## CORDIC
module CORDIC #(parameter integer W = 32)
(
    input wire clk,
    input wire start,
    input wire signed [31:0] x,
    input wire signed [31:0] y,
    output wire signed [W-1:0]phi,
    output wire done
);
Size in the first run: ~2000 cells after synthesis, about 100 flip-flops, about 99 I/O pins.
clock: 6.69 ns
lec_check: 0
cap_margin: 20
core_margin: 2
core_utilization: 70
cts_cluster_diameter: 48
cts_cluster_size: 37
place_density: 0.64
setup_slack_margin: 0.95
slew_margin: 20
tns_end_percent: 5
run.sh (not shown) runs the stock make flow with config.mk's settings and CLKGATE_MAP_FILE=.
The starting point ran to the end with no violations.
Next try:
Settings changed: CTS_CLUSTER_DIAMETER 48 to unset, CTS_CLUSTER_SIZE 37 to 100, PLACE_DENSITY 0.64 to unset, PLACE_DENSITY_LB_ADDON set to 0.06, SETUP_SLACK_MARGIN 0.95 to 1.08, TNS_END_PERCENT 5 to unset.
Clock period 6.69 ns to 3.72 ns, I/O delays scaled along.
=>
- The new run did not get past detailed placement
- synthesized cell count does not change
- die size does not change
- area after synthesis is unchanged

========
## nickel
Starting RTL as in the previous note.
export LEC_CHECK = 0
export ABC_AREA = 1
export CAP_MARGIN = 20
export CORE_MARGIN = 2
export CORE_UTILIZATION = 45
export CTS_CLUSTER_DIAMETER = 167
export CTS_CLUSTER_SIZE = 100
export SLEW_MARGIN = 20
export TNS_END_PERCENT = 95
create_clock -name core_clock -period 7.5 [get_ports {clk}]
Input changes introduced in xenon (baseline for comparison: nickel):
Settings: changing CORE_MARGIN from 2 to 5; setting MIN_ROUTING_LAYER to met2 for the first time; removing ABC_AREA (formerly 1); removing CTS_CLUSTER_SIZE (formerly 100); changing CORE_UTILIZATION from 45 to 63; setting MAX_ROUTING_LAYER to met4 for the first time; removing CTS_CLUSTER_DIAMETER (formerly 167); removing TNS_END_PERCENT (formerly 95).
Results
Adder-cell share of the synthesized area essentially unchanged between nickel and xenon. xenon failed in 5_1_grt with GRT-0116. Going from nickel to xenon, count of standard-cell rows lower; chip area line of the yosys report higher; synthesized area per cell higher; vertical die dimension lower. [compare] base=nickel new=xenon: synthesized-area fraction occupied by xor and xnor cells went up; summed instance area of the synthesized netlist went up. Compared with nickel, xenon shows a higher post-synthesis compound-gate area fraction. Synthesized cell count for xenon is lower than for nickel. NOTE count of cell types in the netlist nickel->xenon increased by more than half. The mux contribution to synthesized area reported for xenon is greater than that of nickel by 15 points.
Edits applied to the flow inputs when going from xenon to amber:
Settings: CELL_PAD_IN_SITES_GLOBAL_PLACEMENT now 3, previously not set; CAP_MARGIN now 0, was 20; MAX_ROUTING_LAYER now met5, was met4; CELL_PAD_IN_SITES_DETAIL_PLACEMENT now 1, previously not set; SETUP_SLACK_MARGIN now 1.39, previously not set; TNS_END_PERCENT now 60, previously not set.
Notes after the runs:
Comparing amber against xenon, there is no change at all in post-synthesis share of cell area spent on and-or and or-and gates. | chip area estimate from yosys synthesis | amber vs xenon | ≈ equal |. amber -> xenon: die size delta 0, exact match. Diff amber..xenon | sequential fraction of the synthesis area | unchanged. Of xenon and amber, none finishes clean. In the summary table, xenon is marked failed, with error GRT-0116 raised in 5_1_grt. amber never completed; the flow aborted with a tool error in 3_1_place_gp_skip_io.
[inputs] ember vs amber
Settings: a deleted MAX_ROUTING_LAYER that had been met5; a deleted CELL_PAD_IN_SITES_GLOBAL_PLACEMENT that had been 3; an added CTS_CLUSTER_DIAMETER of 167; a change of CORE_UTILIZATION from 63 to 56; a change of TNS_END_PERCENT from 60 to 10; an added CTS_CLUSTER_SIZE of 100; a deleted MIN_ROUTING_LAYER that had been met2; a change of CORE_MARGIN from 5 to 2; a change of CAP_MARGIN from 0 to 20; a deleted SETUP_SLACK_MARGIN that had been 1.39; a deleted CELL_PAD_IN_SITES_DETAIL_PLACEMENT that had been 1.
### Flow results
ember finished end to end and its layout was clean on timing, DRC and antenna. Compare ember and amber | total core area higher: ember. Row count: ember higher than amber. In the floorplan summary, ember is listed with a die area greater than that of amber. Compared with amber, in ember floorplan die width increased 2.2%; count of mapped cells out of synthesis about even; sequential share of the synthesized area saw little to no change; synthesized chip area reported by yosys closely matched the old numbers.
